job 7661:
==> flow/design.v (excerpt) <==
module Attention_top #(
    parameter INPUT_WIDTH = 8,
    parameter NUM_CODE_WIDTH = 5,
    parameter MATRIX_SIZE = 3,
    parameter ADDR_WIDTH = $clog2(MATRIX_SIZE**2<<2),
    parameter OUTPUT_WIDTH = $clog2(MATRIX_SIZE*(2**INPUT_WIDTH))-1
)(
    input clk,
    input reset_n,
    input start,
    input softmax_req,DATA_write_EN,
    input  [INPUT_WIDTH*MATRIX_SIZE-1:0] Q_INPUT,
    input [INPUT_WIDTH*MATRIX_SIZE-1:0] MATRIX_INPUT,
    output reg [MATRIX_SIZE*OUTPUT_WIDTH-1:0] Output_RESULT,
    input output_req
);
export LEC_CHECK = 0
export CAP_MARGIN = 20
export CORE_MARGIN = 2
export CORE_UTILIZATION = 72
export CTS_CLUSTER_SIZE = 21
export PLACE_DENSITY = 0.71
export SETUP_SLACK_MARGIN = 0.48
export SLEW_MARGIN = 20
create_clock -name core_clock -period 3.43 [get_ports {clk}]
run.sh (not shown) runs the stock make flow with config.mk's settings and CLKGATE_MAP_FILE=.
The following lists how job 5816 was set up differently from job 7661:
-- flow/config.mk --
<<< job 7661, line 9
export CORE_MARGIN = 2
export CORE_UTILIZATION = 72
export CTS_CLUSTER_SIZE = 21
export PLACE_DENSITY = 0.71
export SETUP_SLACK_MARGIN = 0.48
export SLEW_MARGIN = 20
>>> job 5816, line 9
export CORE_MARGIN = 2
export CORE_UTILIZATION = 72
export CTS_CLUSTER_SIZE = 38
export PLACE_DENSITY = 0.64
export SETUP_SLACK_MARGIN = 0.87
export SLEW_MARGIN = 20
### Flow results
- Final checks on job 5816, whose flow otherwise completed, came back failing, citing capacitance limit, slew limit, setup timing.
- Delta(path depth of the worst reg2reg path, job 5816 - job 7661) > 0
- On actual transition at the worst max-transition pin: between job 5816 and job 7661, it ends up lower for job 7661.
- Cell count in job 5816 is 2.9% above job 7661.
- [compare] base=job 7661 new=job 5816: detailed router's first-iteration violation count has increased, overall via count from detail_route now sits higher, number of ordinary and repair buffers in the finished layout +181.
Here is what was changed in the inputs of job 964 compared with job 5816.
-- flow/config.mk --
<<< job 5816, line 9
export CORE_MARGIN = 2
export CORE_UTILIZATION = 72
export CTS_CLUSTER_SIZE = 38
export PLACE_DENSITY = 0.64
export SETUP_SLACK_MARGIN = 0.87
export SLEW_MARGIN = 20
>>> job 964, line 9
export CORE_MARGIN = 2
export CORE_UTILIZATION = 72
export CTS_CLUSTER_DIAMETER = 381
export SETUP_SLACK_MARGIN = -0.21
export SLEW_MARGIN = 20
==> flow/constraint.sdc <==
create_clock -name core_clock -period 2.73 [get_ports {clk}]
set_input_delay 0.5460 -clock core_clock [delete_from_list [all_inputs] [get_ports {clk}]]
set_output_delay 0.5460 -clock core_clock [all_outputs]
set_load 0.01 [all_outputs]
==> results <==
Total wire length on job 964 is behind job 5816.
Worst-case headroom to the max-slew limit improves in job 964 relative to job 5816.
Job 964 vs. job 5816: utilization after layout has decreased; post-DP HPWL saw an increase.
Although job 964 finished all stages, its layout failed final checks on setup timing.
Number of global-route vias before repair: job 964 vs job 5816 up 3183
Of job 964 and job 5816, the lower count of antenna diodes in the layout belongs to job 964.

## run C
Starting RTL as in the previous note.
## Attention_top
module Attention_top #(
    parameter INPUT_WIDTH = 8,
    parameter NUM_CODE_WIDTH = 5,
    parameter MATRIX_SIZE = 3,
    parameter ADDR_WIDTH = $clog2(MATRIX_SIZE**2<<2),
    parameter OUTPUT_WIDTH = $clog2(MATRIX_SIZE*(2**INPUT_WIDTH))-1
)(
    input clk,
    input reset_n,
    input start,
    input softmax_req,DATA_write_EN,
    input  [INPUT_WIDTH*MATRIX_SIZE-1:0] Q_INPUT,
    input [INPUT_WIDTH*MATRIX_SIZE-1:0] MATRIX_INPUT,
    output reg [MATRIX_SIZE*OUTPUT_WIDTH-1:0] Output_RESULT,
    input output_req
);
export LEC_CHECK = 0
export CAP_MARGIN = 20
export CORE_MARGIN = 2
export CORE_UTILIZATION = 72
export PLACE_DENSITY = 0.37
export SETUP_SLACK_MARGIN = -0.21
export SLEW_MARGIN = 20
create_clock -name core_clock -period 2.75 [get_ports {clk}]
Run C finished all stages; layout check result: FAIL, due to setup timing.
Input-level comparison between run M and run C:
# run C
export LEC_CHECK = 0
export CAP_MARGIN = 20
export CORE_MARGIN = 2
export CORE_UTILIZATION = 72
export PLACE_DENSITY = 0.37
export SETUP_SLACK_MARGIN = -0.21
export SLEW_MARGIN = 20
create_clock -name core_clock -period 2.75 [get_ports {clk}]
# run M
export LEC_CHECK = 0
export CAP_MARGIN = 20
export CORE_MARGIN = 2
export CORE_UTILIZATION = 37
export SLEW_MARGIN = 20
create_clock -name core_clock -period 4.14 [get_ports {clk}]
Run M went all the way through synthesis, placement and routing and the layout is clean on timing, DRC and antenna.
Transition time at the pin with the least slew margin: higher on run M
The synthesized cell count of run C and that of run M are within noise of each other.
Looking at type of the most critical hold path, the input port to asynchronous set/reset pin result is from run M; the flip-flop to flip-flop one comes from run C.
Of run C and run M, run M shows the higher maximum net fanout on the critical path, with run C below it.
Initial antenna violation count in run M is 3 lower than in run C
Run C ended up with combinational logic as its leading power group; run M ended up with sequential cells.
Power figures rest on the tool's default switching activity, not on a simulated workload.
